Setup of v6:
==> flow/design.v <==
module  rgb_hsv(
	input                         clk,
	input                         rst,	
	input	     [7:0]            rgb_r,
	input	     [7:0]            rgb_g,
	input	     [7:0]            rgb_b,	
	output reg [8:0] 			  hsv_h, 
	output reg [7:0] 			  hsv_s, 
	output reg [7:0] 			  hsv_v  
);
reg [7:0] top; 
reg [13:0] top_60; 
reg [2:0] rgb_se;
reg [2:0] rgb_se_n; 
reg [7:0] max; 
reg [7:0] min; 
reg [7:0] max_min; 
reg [7:0] hsv_s_m;
reg [7:0] max_n;
reg [7:0] division; 
wire r_g, r_b, g_b;
assign r_g = (rgb_r > rgb_g)? 1'b1:1'b0; 
assign r_b = (rgb_r > rgb_b)? 1'b1:1'b0; 
assign g_b = (rgb_g > rgb_b)? 1'b1:1'b0; 
always @ (posedge clk or negedge rst)
begin
	if (!rst)
	begin
		max <= 8'd0;
		min <= 8'd0;
		top <= 8'd0;
		rgb_se <= 3'b010;
	end
	else 
	begin
	case ({r_g,r_b,g_b})
	3'b000:
			begin 
			max <= rgb_b;
			min <= rgb_r;
			top <= rgb_g - rgb_r; 
			rgb_se <= 3'b000;
			end
	3'b001:
			begin 
			max <= rgb_g;
			min <= rgb_r;
			top <= rgb_b - rgb_r; 
			rgb_se <= 3'b001;
			end
	3'b011:
			begin 
			max <= rgb_g;
			min <= rgb_b;
			top <= rgb_r - rgb_b; 
			rgb_se <= 3'b011;
			end
	3'b100:
			begin 
			max <= rgb_b;
			min <= rgb_g;
			top <= rgb_r - rgb_g; 
			rgb_se <= 3'b100;
			end
	3'b110:
			begin 
			max <= rgb_r;
			min <= rgb_g;
			top <= rgb_b - rgb_g; 
			rgb_se <= 3'b110;
			end
	3'b111:
			begin 
			max <= rgb_r;
			min <= rgb_b;
			top <= rgb_g - rgb_b; 
			rgb_se <= 3'b111;
			end
	default
			begin
			max <= 8'd0;
			min <= 8'd0;
			top <= 8'd0;
			rgb_se <= 3'b010;
			end
	endcase
end
end
always @ (posedge clk or negedge rst)
begin
	if (!rst)
		begin
		top_60 <= 14'd0;
		rgb_se_n <= 3'b010;
		max_min <= 8'd0;
		max_n <= 8'd0;
		end
	else
		begin
		top_60 <= {top,6'b000000} - {top,2'b00}; 
		rgb_se_n <= rgb_se;
		max_min <= max - min;
		max_n <= max;
		end
end
always @ (*)
begin
	division = (max_min > 8'd0) ? top_60 / max_min : 8'd240; 
end
always @ (posedge clk or negedge rst)
begin
	if (!rst)
		hsv_h <= 9'd0;
	else 
	begin
	case (rgb_se_n)
	3'b000:
			hsv_h <= 9'd240 - division; 
	3'b001:
			hsv_h <= 9'd120 + division; 
	3'b011:
			hsv_h <= 9'd120 - division; 
	3'b100:
			hsv_h <= 9'd240 + division; 
	3'b110:
			hsv_h <= 9'd360 - division; 
	3'b111:
			hsv_h <= division; 
	default
			hsv_h <= 9'd0;
	endcase
end
end
always @ (*)
begin
	hsv_s_m = (max_n > 8'd0)? ((max_min == max_n) ? 8'd255 : {max_min[7:0],8'b00000000} / max_n) : 8'd0;
end
always@(posedge clk or negedge rst)
begin
	if (!rst)
      hsv_s <= 8'd0;
	else
	hsv_s <= hsv_s_m;
end
always@(posedge clk or negedge rst)
begin
  if (!rst)
  hsv_v <= 8'd0;
  else
  hsv_v <= max_n;
 end
endmodule
module HSVComparator (
    input   clk,
    input wire [8:0] hsv_get_h, hsv_get_s, hsv_get_v,
    input wire [8:0] hsv_set_h, hsv_set_s, hsv_set_v,
    input wire [2:0] threshold_level,
    output reg [1:0] similar_flag  
);
parameter THRESHOLD1_H = 60, THRESHOLD1_S = 32, THRESHOLD1_V = 32;   
parameter THRESHOLD2_H = 15, THRESHOLD2_S = 8,  THRESHOLD2_V = 8;  
parameter THRESHOLD3_H = 10, THRESHOLD3_S = 5,  THRESHOLD3_V = 5;  
parameter THRESHOLD4_H = 5,  THRESHOLD4_S = 3,  THRESHOLD4_V = 3;   
reg [8:0] h_diff, s_diff, v_diff;
function [8:0] abs_diff;
    input [8:0] a, b;
    if (a > b) begin
        abs_diff = a - b;
    end else begin
        abs_diff = b - a;
    end
endfunction
always @(posedge clk) begin
    similar_flag <= 2'b0;  
    h_diff = abs_diff(hsv_get_h, hsv_set_h);
    s_diff = abs_diff(hsv_get_s, hsv_set_s);
    v_diff = abs_diff(hsv_get_v, hsv_set_v);
    if (h_diff > 180) begin
        h_diff = 360 - h_diff;
    end
    if ({hsv_set_h,hsv_set_s,hsv_set_v} == 24'b0)begin
        similar_flag <= 2'b10;
    end
    else begin
    case(threshold_level)
        3'b000: begin  
            if (h_diff <= THRESHOLD1_H && s_diff <= THRESHOLD1_S && v_diff <= THRESHOLD1_V) begin
                similar_flag <= 2'b01;  
            end
        end
        3'b001: begin  
            if (h_diff <= THRESHOLD2_H && s_diff <= THRESHOLD2_S && v_diff <= THRESHOLD2_V) begin
                similar_flag <= 2'b01;  
            end
        end
        3'b010: begin  
            if (h_diff <= THRESHOLD3_H && s_diff <= THRESHOLD3_S && v_diff <= THRESHOLD3_V) begin
                similar_flag <= 2'b01;  
            end
        end
        3'b111: begin  
            if (h_diff <= THRESHOLD4_H && s_diff <= THRESHOLD4_S && v_diff <= THRESHOLD4_V) begin
                similar_flag <= 2'b01;  
            end
        end
        default: ;  
    endcase 
    end
end
endmodule
module color_match (
    input  wire       clk,
    input  wire       rst_n,
    input  wire [7:0] get_r,
    input  wire [7:0] get_g,
    input  wire [7:0] get_b,
    input  wire [7:0] set_r,
    input  wire [7:0] set_g,
    input  wire [7:0] set_b,
    input  wire [2:0] threshold_level,
    output wire [8:0] get_h,
    output wire [7:0] get_s,
    output wire [7:0] get_v,
    output wire [8:0] set_h,
    output wire [7:0] set_s,
    output wire [7:0] set_v,
    output wire [1:0] similar_flag
);
    rgb_hsv rgb_hsv_get_inst (
        .clk   (clk),
        .rst   (rst_n),
        .rgb_r (get_r),
        .rgb_g (get_g),
        .rgb_b (get_b),
        .hsv_h (get_h),
        .hsv_s (get_s),
        .hsv_v (get_v)
    );
    rgb_hsv rgb_hsv_set_inst (
        .clk   (clk),
        .rst   (rst_n),
        .rgb_r (set_r),
        .rgb_g (set_g),
        .rgb_b (set_b),
        .hsv_h (set_h),
        .hsv_s (set_s),
        .hsv_v (set_v)
    );
    HSVComparator HSVComparator_inst (
        .clk             (clk),
        .hsv_get_h       (get_h),
        .hsv_get_s       ({1'b0, get_s}),
        .hsv_get_v       ({1'b0, get_v}),
        .hsv_set_h       (set_h),
        .hsv_set_s       ({1'b0, set_s}),
        .hsv_set_v       ({1'b0, set_v}),
        .threshold_level (threshold_level),
        .similar_flag    (similar_flag)
    );
endmodule
Settings: LEC_CHECK=0, CAP_MARGIN=20, CORE_MARGIN=2, CORE_UTILIZATION=67, CTS_CLUSTER_DIAMETER=352, CTS_CLUSTER_SIZE=32, HOLD_SLACK_MARGIN=-0.09, PLACE_DENSITY=0.6, SLEW_MARGIN=20, TNS_END_PERCENT=75; clock period 13.4 ns.
run.sh (not shown) runs the stock make flow with config.mk's settings and CLKGATE_MAP_FILE=.
Tool error DPL-0038 stopped v6 during clock tree synthesis (4_1_cts); no final results.
diff inputs: v6 => v7
--- a/flow/config.mk
+++ b/flow/config.mk
@@ -9,8 +9,6 @@
 export CORE_MARGIN = 2
-export CORE_UTILIZATION = 67
-export CTS_CLUSTER_DIAMETER = 352
-export CTS_CLUSTER_SIZE = 32
-export HOLD_SLACK_MARGIN = -0.09
+export CORE_UTILIZATION = 65
+export MAX_ROUTING_LAYER = met4
 export PLACE_DENSITY = 0.6
+export SETUP_SLACK_MARGIN = 3.64
 export SLEW_MARGIN = 20
-export TNS_END_PERCENT = 75
==> flow/constraint.sdc <==
create_clock -name core_clock -period 28.0 [get_ports {clk}]
set_input_delay 5.6000 -clock core_clock [delete_from_list [all_inputs] [get_ports {clk}]]
set_output_delay 5.6000 -clock core_clock [all_outputs]
set_load 0.01 [all_outputs]
Notes after the runs:
What the final checks of v7 revealed, after a flow that finished every stage, was a layout that fails on negative setup slack. Reported for v6 and v7, post-synth tally of flip-flops with integrated enable turned out identical to the last digit. Between v6 and v7, the flow reports total number of placement rows increasing slightly. Against v6, v7 reports a vertical die dimension that is higher. Re post-synthesis compound-gate area fraction: no difference whatsoever between v7 and v6. Comparing v6 and v7, the lower post-placement cell area is on v7. From v6 to v7 the numbers moved as follows: number of instances in the placed design went down about 18%, area of the die went up 3.0%. NOTE: standard cell core area in v7 exceeds that of v6. Sort v6 and v7 by final estimated routing congestion in global placement, descending, and v7 comes first.

RTL: the design.v shown in full above, as it stands there.
make LEC_CHECK=0 CAP_MARGIN=20 CORE_MARGIN=2 CORE_UTILIZATION=65 MAX_ROUTING_LAYER=met4 SETUP_SLACK_MARGIN=4.43 SLEW_MARGIN=20 finish   # period 29.3 ns
The baseline ran to the end with violations: negative setup slack.
Rerun with:
--- a/flow/config.mk
+++ b/flow/config.mk
@@ -9,5 +9,7 @@
 export CORE_MARGIN = 2
-export CORE_UTILIZATION = 65
+export CORE_UTILIZATION = 72
+export CTS_CLUSTER_DIAMETER = 334
+export CTS_CLUSTER_SIZE = 37
 export MAX_ROUTING_LAYER = met4
-export SETUP_SLACK_MARGIN = 4.43
+export SETUP_SLACK_MARGIN = 4.39
 export SLEW_MARGIN = 20
==> flow/constraint.sdc (replaced) <==
create_clock -name core_clock -period 29.6 [get_ports {clk}]
set_input_delay 5.9200 -clock core_clock [delete_from_list [all_inputs] [get_ports {clk}]]
set_output_delay 5.9200 -clock core_clock [all_outputs]
set_load 0.01 [all_outputs]
Now the flow died in global routing on GRT-0232.
Die size decreases by about 10%.
Synthesized cell count is unchanged.
Area after synthesis does not change.
Rerun with:
--- a/flow/config.mk
+++ b/flow/config.mk
@@ -7,9 +7,9 @@
 export LEC_CHECK = 0
+export ABC_AREA = 1
 export CAP_MARGIN = 20
 export CORE_MARGIN = 2
-export CORE_UTILIZATION = 72
-export CTS_CLUSTER_DIAMETER = 334
+export CORE_UTILIZATION = 59
+export CTS_CLUSTER_DIAMETER = 340
 export CTS_CLUSTER_SIZE = 37
-export MAX_ROUTING_LAYER = met4
-export SETUP_SLACK_MARGIN = 4.39
+export PLACE_DENSITY = 0.6
 export SLEW_MARGIN = 20
==> flow/constraint.sdc (replaced) <==
create_clock -name core_clock -period 22.7 [get_ports {clk}]
set_input_delay 4.5400 -clock core_clock [delete_from_list [all_inputs] [get_ports {clk}]]
set_output_delay 4.5400 -clock core_clock [all_outputs]
set_load 0.01 [all_outputs]
The changed run completed, yet does not pass: negative setup slack.
Die area climbs by 21%.
Synthesized cell count rises by 17%.
Area after synthesis drops by 0.72%.

RTL: the design.v shown in full above, as it stands there.
export LEC_CHECK = 0
export CAP_MARGIN = 20
export CORE_MARGIN = 2
export CORE_UTILIZATION = 40
export PLACE_DENSITY = 0.6
export SLEW_MARGIN = 20
create_clock -name core_clock -period 27.2 [get_ports {clk}]
Then changed:
- CORE_UTILIZATION: 40 -> 62
- CTS_CLUSTER_DIAMETER: default -> 235
- CTS_CLUSTER_SIZE: default -> 99
- clock period: 27.2 -> 17.2 ns (I/O delays scaled with it)
=> The new run never finished: it broke off in global routing (GRT-0232). Die area drops by 35%. Synthesized area does not change. Synthesized cell count is unchanged.
Then changed:
- ABC_AREA: default -> 1
- CORE_ASPECT_RATIO: default -> 0.5
- CORE_UTILIZATION: 62 -> 72
- CTS_CLUSTER_DIAMETER: 235 -> 393
- PLACE_DENSITY: 0.6 -> 0.4
- SETUP_SLACK_MARGIN: default -> 4.07
- TNS_END_PERCENT: default -> 10
Result:
- With this change the flow ended with an error in clock tree synthesis
- die size went down by about 14%
- synthesized area shrinks by 0.72%
- synthesized cell count is higher by 17%
Then changed:
- CORE_ASPECT_RATIO: 0.5 -> default
- CTS_CLUSTER_DIAMETER: 393 -> 340
- CTS_CLUSTER_SIZE: 99 -> 37
- HOLD_SLACK_MARGIN: default -> -0.1
- PLACE_DENSITY: 0.4 -> 0.66
- SETUP_SLACK_MARGIN: 4.07 -> default
- TNS_END_PERCENT: 10 -> default
- clock period: 17.2 -> 22.7 ns (I/O delays scaled with it)
Now the flow failed in global routing (ODB-0269).
Die area hardly moves.
Synthesized cell count stays the same.
Synthesized area stays the same.
Then changed:
- ABC_AREA: 1 -> default
- CTS_CLUSTER_DIAMETER: 340 -> default
- HOLD_SLACK_MARGIN: -0.1 -> default
- PLACE_DENSITY: 0.66 -> default
- SETUP_SLACK_MARGIN: default -> 4.43
- clock period: 22.7 -> 29.6 ns (I/O delays scaled with it)
What happened: The new run aborted during global routing; die area rises slightly; synthesized area rises slightly; synthesized cell count falls by about a fifth.
Then changed:
- CORE_UTILIZATION: 72 -> 56
- CTS_CLUSTER_SIZE: 37 -> default
- SETUP_SLACK_MARGIN: 4.43 -> 4.39
- TNS_END_PERCENT: default -> 5
- clock period: 29.6 -> 15.1 ns (I/O delays scaled with it)
Effect:
- The new run produced a layout that fails on setup timing
- area after synthesis stays the same
- die area rose by 28%
- synthesized cell count stays the same

// color_match: RTL as listed in full above, without the edits since
make LEC_CHECK=0 ABC_AREA=1 CAP_MARGIN=20 CORE_MARGIN=2 CORE_UTILIZATION=71 CTS_CLUSTER_DIAMETER=236 CTS_CLUSTER_SIZE=33 HOLD_SLACK_MARGIN=-0.1 PLACE_DENSITY=0.37 SETUP_SLACK_MARGIN=4.45 SLEW_MARGIN=20 finish   # period 15.0 ns
The first run died in clock tree synthesis (4_1_cts).
Edit:
- ABC_AREA: 1 -> unset
- CORE_UTILIZATION: 71 -> 56
- CTS_CLUSTER_DIAMETER: 236 -> unset
- CTS_CLUSTER_SIZE: 33 -> unset
- HOLD_SLACK_MARGIN: -0.1 -> unset
- PLACE_DENSITY: 0.37 -> unset
- SETUP_SLACK_MARGIN: 4.45 -> 4.39
- clock period: 15.0 -> 15.1 ns (I/O delays scaled with it)
Now the flow completed, yet does not pass: negative setup slack.
Die area came out higher by a quarter to a third.
Synthesized area grows slightly.
Synthesized cell count fell by about a fifth.
Edit:
- ABC_AREA: unset -> 1
- CORE_UTILIZATION: 56 -> 48
- CTS_CLUSTER_DIAMETER: unset -> 49
- CTS_CLUSTER_SIZE: unset -> 100
- SETUP_SLACK_MARGIN: 4.39 -> unset
- clock period: 15.1 -> 28.0 ns (I/O delays scaled with it)
With this change the flow ran to the end with no violations.
Non-clock buffer count drops by 1510.
Clock-buffer cell count stays the same.
Die size climbs by about a fifth.
Edit:
- ABC_AREA: 1 -> unset
- CELL_PAD_IN_SITES_GLOBAL_PLACEMENT: unset -> 1
- CORE_MARGIN: 2 -> 3
- CORE_UTILIZATION: 48 -> 40
- CTS_CLUSTER_DIAMETER: 49 -> unset
- CTS_CLUSTER_SIZE: 100 -> unset
Global-route usage drops by 0.60 points.
Die size climbs by 22%.
Edit:
- ABC_AREA: unset -> 0
- CELL_PAD_IN_SITES_GLOBAL_PLACEMENT: 1 -> unset
- CORE_MARGIN: 3 -> 2
- CORE_UTILIZATION: 40 -> 48
- CTS_CLUSTER_DIAMETER: unset -> 79
- CTS_CLUSTER_SIZE: unset -> 100
- PLACE_DENSITY: unset -> 0.77
- SETUP_SLACK_MARGIN: unset -> -1.85
- TNS_END_PERCENT: unset -> 35
Effect: This time the run completed and failed the layout checks on negative setup slack. Design area came out lower by 5.7%. Global-route usage increases by 1.2 points. Die area fell by 18%. Clock skew is lower by 0.0090 ns. Setup slack is worse by 1.6 ns. Utilization goes up by 6.3 points. Fmax is lower by 5.5%. Final cell count falls by 5.1%.

// color_match: RTL as listed in full above, without the edits since
clock: 19.4 ns
lec_check: 0
abc_area: 0
cap_margin: 25
core_aspect_ratio: 0.65
core_margin: 10
core_utilization: 39
cts_cluster_diameter: 342
cts_cluster_size: 60
gpl_routability_driven: 0
gpl_timing_driven: 1
hold_slack_margin: 0.18
max_routing_layer: met4
min_routing_layer: met2
place_density_lb_addon: 0.2
setup_slack_margin: 3.17
slew_margin: 25
tns_end_percent: 10
The first run produced a layout that fails on negative setup slack.
Change:
ABC_AREA = 1   (was 0)
CAP_MARGIN = 40   (was 25)
CORE_MARGIN = 4   (was 10)
CTS_CLUSTER_DIAMETER = default   (was 342)
CTS_CLUSTER_SIZE = 47   (was 60)
GPL_ROUTABILITY_DRIVEN = default   (was 0)
GPL_TIMING_DRIVEN = default   (was 1)
MAX_ROUTING_LAYER = met5   (was met4)
PLACE_DENSITY = 0.48   (was default)
PLACE_DENSITY_LB_ADDON = default   (was 0.2)
SETUP_SLACK_MARGIN = default   (was 3.17)
SLEW_MARGIN = 15   (was 25)
The changed run reached the layout checks and failed them: negative setup slack.
Clock-buffer cell count came out higher by 2.
Routed wire length came out lower by 8.0%.
Cell area came out higher by 2.3%.
Core utilization came out higher by 2.2 points.
Via count came out higher by 2.0%.
Hold slack degrades by 13 ps.
Critical path depth came out higher by 26.
Final cell count came out higher by 13%.
